==> inputs of trial 47 <==
==> flow/design.v <==
module fpu #(
    parameter DATA_WIDTH = 32,
    parameter INST_WIDTH = 1
)(
    input                   i_clk,
    input                   i_rst_n,
    input  [DATA_WIDTH-1:0] i_data_a,
    input  [DATA_WIDTH-1:0] i_data_b,
    input  [INST_WIDTH-1:0] i_inst,
    input                   i_valid,
    output [DATA_WIDTH-1:0] o_data,
    output                  o_valid
);
    reg [DATA_WIDTH-1:0] o_data_r, o_data_w; 
    reg                  o_valid_r, o_valid_w;
    wire [30:23]          i_expo_a, i_expo_b;
    wire [22:0]           i_frag_a, i_frag_b;
    reg [30:23]           i_expo_sub;
    reg [30:23]           o_expo;
    wire                  i_sign_a, i_sign_b;
    reg [46:0]            i_frag_aa, i_frag_bb;
    reg [23:0]            i_frag_a1, i_frag_b1;
    reg [46:0]            i_frag_af, i_frag_bf;
    reg [47:0]            i_frag_o, i_frag_ma, i_frag_mb;
    reg [22:0]            i_frag_oo;
    assign o_data = o_data_r;   
    assign o_valid = o_valid_r;
    assign i_expo_a = i_data_a[30:23];
    assign i_expo_b = i_data_b[30:23];
    assign i_frag_a = i_data_a[22:0];
    assign i_frag_b = i_data_b[22:0];
    assign i_sign_a = i_data_a[DATA_WIDTH-1];
    assign i_sign_b = i_data_b[DATA_WIDTH-1];
    always @(*) begin
        i_expo_sub = 8'd0;
        o_expo     = 8'd0;
        i_frag_aa  = 47'd0;
        i_frag_bb  = 47'd0;
        i_frag_a1  = 24'd0;
        i_frag_b1  = 24'd0;
        i_frag_af  = 47'd0;
        i_frag_bf  = 47'd0;
        i_frag_o   = 48'd0;
        i_frag_ma  = 48'd0;
        i_frag_mb  = 48'd0;
        i_frag_oo  = 23'd0;
        if (i_valid) begin     
            case (i_inst) 
                1'd0: begin   
                    i_frag_a1 = {1'b1, i_frag_a};
                    i_frag_b1 = {1'b1, i_frag_b};
                    if (i_expo_a > i_expo_b) begin 
                        i_expo_sub = i_expo_a - i_expo_b;
                        i_frag_bf = {i_frag_b1, 23'b0};
                        i_frag_bb = i_frag_bf >> i_expo_sub;
                        i_frag_aa = {i_frag_a1, 23'b0};
                        o_expo = i_expo_a;
                    end
                    else begin
                        i_expo_sub = i_expo_b - i_expo_a;
                        i_frag_af = {i_frag_a1, 23'b0};
                        i_frag_aa = i_frag_af >> i_expo_sub;
                        i_frag_bb = {i_frag_b1, 23'b0};
                        o_expo = i_expo_b;
                    end
                    if (i_sign_a ^ i_sign_b) begin                        
                        if (i_frag_aa > i_frag_bb) begin
                            i_frag_o = i_frag_aa - i_frag_bb;
                            o_data_w[DATA_WIDTH-1] = i_sign_a;
                        end
                        else begin
                            i_frag_o = i_frag_bb - i_frag_aa;
                            o_data_w[DATA_WIDTH-1] = i_sign_b;
                        end
                        if (i_frag_o[46] == 1) begin
                            if (i_frag_o[22] == 1)
                                o_data_w[22:0] = i_frag_o[45:23]+1;
                            else
                                o_data_w[22:0] = i_frag_o[45:23];
                            o_data_w[30:23] = o_expo;
                        end
                        else if (i_frag_o[45] == 1) begin
                            if (i_frag_o[21] == 1)
                                o_data_w[22:0] = i_frag_o[44:22]+1;
                            else
                                o_data_w[22:0] = i_frag_o[44:22];
                            o_data_w[30:23] = o_expo - 1;
                        end
                        else if (i_frag_o[44] == 1) begin
                            if (i_frag_o[20] == 1)
                                o_data_w[22:0] = i_frag_o[43:21]+1;
                            else
                                o_data_w[22:0] = i_frag_o[43:21];
                            o_data_w[30:23] = o_expo - 2;
                        end
                        else if (i_frag_o[43] == 1) begin
                            if (i_frag_o[19] == 1)
                                o_data_w[22:0] = i_frag_o[42:20]+1;
                            else
                                o_data_w[22:0] = i_frag_o[42:20];
                            o_data_w[30:23] = o_expo - 3;
                        end
                        else if (i_frag_o[42] == 1) begin
                            if (i_frag_o[18] == 1)
                                o_data_w[22:0] = i_frag_o[41:19]+1;
                            else
                                o_data_w[22:0] = i_frag_o[41:19];
                            o_data_w[30:23] = o_expo - 4;
                        end
                        else begin
                            o_data_w[22:0] = i_frag_o[39:17];
                            o_data_w[30:23] = o_expo;                               
                        end
                    end
                    else begin
                        i_frag_o = i_frag_aa + i_frag_bb;
                        if (i_frag_o[47] == 1) begin
                            if (i_frag_o[23] == 1)
                                o_data_w[22:0] = i_frag_o[46:24]+1;
                            else
                                o_data_w[22:0] = i_frag_o[46:24];
                            o_data_w[30:23] = o_expo + 1;
                        end
                        else if (i_frag_o[46] == 1) begin
                            if (i_frag_o[22] == 1)
                                o_data_w[22:0] = i_frag_o[45:23] + 1;
                            else
                                o_data_w[22:0] = i_frag_o[45:23];
                            o_data_w[30:23] = o_expo;
                        end
                        else begin
                            o_data_w[22:0] = i_frag_o[44:12];
                            o_data_w[30:23] = o_expo - 1;
                        end
                        o_data_w[DATA_WIDTH-1] = i_sign_a;
                    end
                    o_valid_w = 1;                    
                end
                1'd1: begin
                    o_expo = i_expo_a + i_expo_b - 127;
                    o_data_w[DATA_WIDTH-1] = i_sign_a ^ i_sign_b;
                    i_frag_ma[47:24] = 24'd0;
                    i_frag_ma[23] = 1;
                    i_frag_ma[22:0] = i_frag_a;
                    i_frag_mb[47:24] = 24'd0;
                    i_frag_mb[23] = 1;
                    i_frag_mb[22:0] = i_frag_b;
                    i_frag_o = i_frag_ma * i_frag_mb;
                    if (i_frag_o[22] && i_frag_o[21]) begin
                        i_frag_o[47:23] = i_frag_o[47:23] + 1;
                    end
                    else if (i_frag_o[22] && ~i_frag_o[21]) begin 
                        i_frag_o[20] = |i_frag_o[20:0]? 1 : 0;  
                        if (i_frag_o[20] == 1)
                            i_frag_o[47:23] = i_frag_o[47:23] + 1;
                        else if (i_frag_o[23] == 1)
                            i_frag_o[47:23] = i_frag_o[47:23] + 1;
                    end
                    if (i_frag_o[47] || ~i_frag_o[46]) begin
                        if (i_frag_o[47]) begin
                            i_frag_o = i_frag_o >> 1;
                            o_expo = o_expo + 1;   
                        end  
                        if (i_frag_o[22] && i_frag_o[21]) begin
                            i_frag_o[47:23] = i_frag_o[47:23] + 1;
                        end
                        else if (i_frag_o[22] && ~i_frag_o[21]) begin 
                            i_frag_o[20] = |i_frag_o[20:0]? 1 : 0;  
                            if (i_frag_o[20] == 1)
                                i_frag_o[47:23] = i_frag_o[47:23] + 1;
                            else if (i_frag_o[23] == 1)
                                i_frag_o[47:23] = i_frag_o[47:23] + 1;
                        end
                    end
                    o_data_w[22:0] = i_frag_o[45:23];
                    o_data_w[30:23] = o_expo;
                    o_valid_w = 1;    
                end
                default: begin
                    o_data_w     = 0;
                    o_valid_w    = 1;  
                end  
            endcase
        end else begin
            o_data_w     = 0; 
            o_valid_w    = 0;  
        end
    end
    always @(posedge i_clk or negedge i_rst_n) begin
        if(~i_rst_n) begin    
            o_data_r <= 0;
            o_valid_r <= 0;
        end else begin
            o_data_r <= o_data_w;
            o_valid_r <= o_valid_w;
        end
    end
endmodule
==> flow/run.sh <==
#!/bin/bash
# the make line also repeats each setting of config.mk as NAME=value (left out here)
make -C /OpenROAD-flow-scripts/flow DESIGN_CONFIG=/design/flow/config.mk WORK_HOME=/design/flow/orfs CLKGATE_MAP_FILE= finish
==> flow/config.mk <==
export PLATFORM = sky130hd
export DESIGN_NAME = fpu
export DESIGN_NICKNAME = fpu
export VERILOG_FILES = /design/flow/design.v
export SDC_FILE = /design/flow/constraint.sdc
export NUM_CORES = 4
export LEC_CHECK = 0
export CAP_MARGIN = 20
export CORE_MARGIN = 2
export CORE_UTILIZATION = 65
export CTS_CLUSTER_DIAMETER = 249
export CTS_CLUSTER_SIZE = 36
export SETUP_SLACK_MARGIN = -0.69
export SLEW_MARGIN = 20
==> flow/constraint.sdc <==
create_clock -name core_clock -period 10.3 [get_ports {i_clk}]
set_input_delay 2.0600 -clock core_clock [delete_from_list [all_inputs] [get_ports {i_clk}]]
set_output_delay 2.0600 -clock core_clock [all_outputs]
set_load 0.01 [all_outputs]
==> build 11 (differences from trial 47) <==
Settings changed: CORE_UTILIZATION 65 to 56, CTS_CLUSTER_DIAMETER 249 to unset, CTS_CLUSTER_SIZE 36 to unset, SETUP_SLACK_MARGIN -0.69 to unset.
==> flow/constraint.sdc (replaced) <==
create_clock -name core_clock -period 13.8 [get_ports {i_clk}]
set_input_delay 2.7600 -clock core_clock [delete_from_list [all_inputs] [get_ports {i_clk}]]
set_output_delay 2.7600 -clock core_clock [all_outputs]
set_load 0.01 [all_outputs]
==> results.txt <==
Die width: 256.0 um
Die span in y: 256.0 um
Grt ovf: 140
Rows: 92
Stopped at: global routing (5_1_grt)
First error: [ERROR GRT-0116] Global routing finished with congestion. Check the congestion regions in the DRC Viewer.
GRT Overall Usage: 77.32%
Placement Cell Area: 54,970 um^2
Placed cells: 7,780
Chip area: 65,520 um^2
Floorplan Utilization: 65.54%
Core area: 62,970 um^2
Status: aborted with a tool error
Final Wtd Congestion: 1.233
Place WS: -2.014 ns
Met3 usage: 63.80%
Post_cts resized: 409
HPWL Detailed: 165.0 mm
That was trial 47.
==> results.txt <==
Status: timing/DRC/antenna clean
Rows: 99
Place WS: -0.009048 ns
Post_cts resized: 0
Grt ovf: 0
Die span in y: 275.5 um
HPWL Detailed: 142.8 mm
Die width: 275.5 um
Met3 usage: 12.41%
Chip area: 75,880 um^2
I/O pin cnt: 101
Final Wtd Congestion: 1.097
GRT Overall Usage: 46.12%
That was build 11.

* * *

==> 11-24 <==
Starts from the design.v that is shown in full above.
Settings: LEC_CHECK=0, CAP_MARGIN=20, CORE_MARGIN=2, CORE_UTILIZATION=65, CTS_CLUSTER_SIZE=59, MAX_ROUTING_LAYER=met4, SLEW_MARGIN=20, TNS_END_PERCENT=5; clock period 10.8 ns.
run.sh (not shown) runs the stock make flow with config.mk's settings and CLKGATE_MAP_FILE=.
==> 06-06 (differences from 11-24) <==
--- a/flow/config.mk
+++ b/flow/config.mk
@@ -9,6 +9,4 @@
 export CORE_MARGIN = 2
-export CORE_UTILIZATION = 65
-export CTS_CLUSTER_SIZE = 59
-export MAX_ROUTING_LAYER = met4
+export CORE_UTILIZATION = 50
+export SETUP_SLACK_MARGIN = 2.23
 export SLEW_MARGIN = 20
-export TNS_END_PERCENT = 5
==> flow/constraint.sdc (replaced) <==
create_clock -name core_clock -period 7.67 [get_ports {i_clk}]
set_input_delay 1.5340 -clock core_clock [delete_from_list [all_inputs] [get_ports {i_clk}]]
set_output_delay 1.5340 -clock core_clock [all_outputs]
set_load 0.01 [all_outputs]
==> 04-21 (differences from 11-24) <==
--- a/flow/config.mk
+++ b/flow/config.mk
@@ -10,5 +10,4 @@
 export CORE_UTILIZATION = 65
-export CTS_CLUSTER_SIZE = 59
-export MAX_ROUTING_LAYER = met4
+export CTS_CLUSTER_SIZE = 34
+export SETUP_SLACK_MARGIN = -0.78
 export SLEW_MARGIN = 20
-export TNS_END_PERCENT = 5
==> flow/constraint.sdc (replaced) <==
create_clock -name core_clock -period 11.5 [get_ports {i_clk}]
set_input_delay 2.3000 -clock core_clock [delete_from_list [all_inputs] [get_ports {i_clk}]]
set_output_delay 2.3000 -clock core_clock [all_outputs]
set_load 0.01 [all_outputs]
==> comparison <==
In count of clock-buffer cells in the layout, 04-21 and 06-06 do not differ.
Synthesized cell count is the same in 04-21 and 06-06.
11-24 never finished: it broke off in 5_1_grt, error ODB-0269. 06-06 reached the layout checks and failed them: setup timing. 04-21 finished with setup timing left.
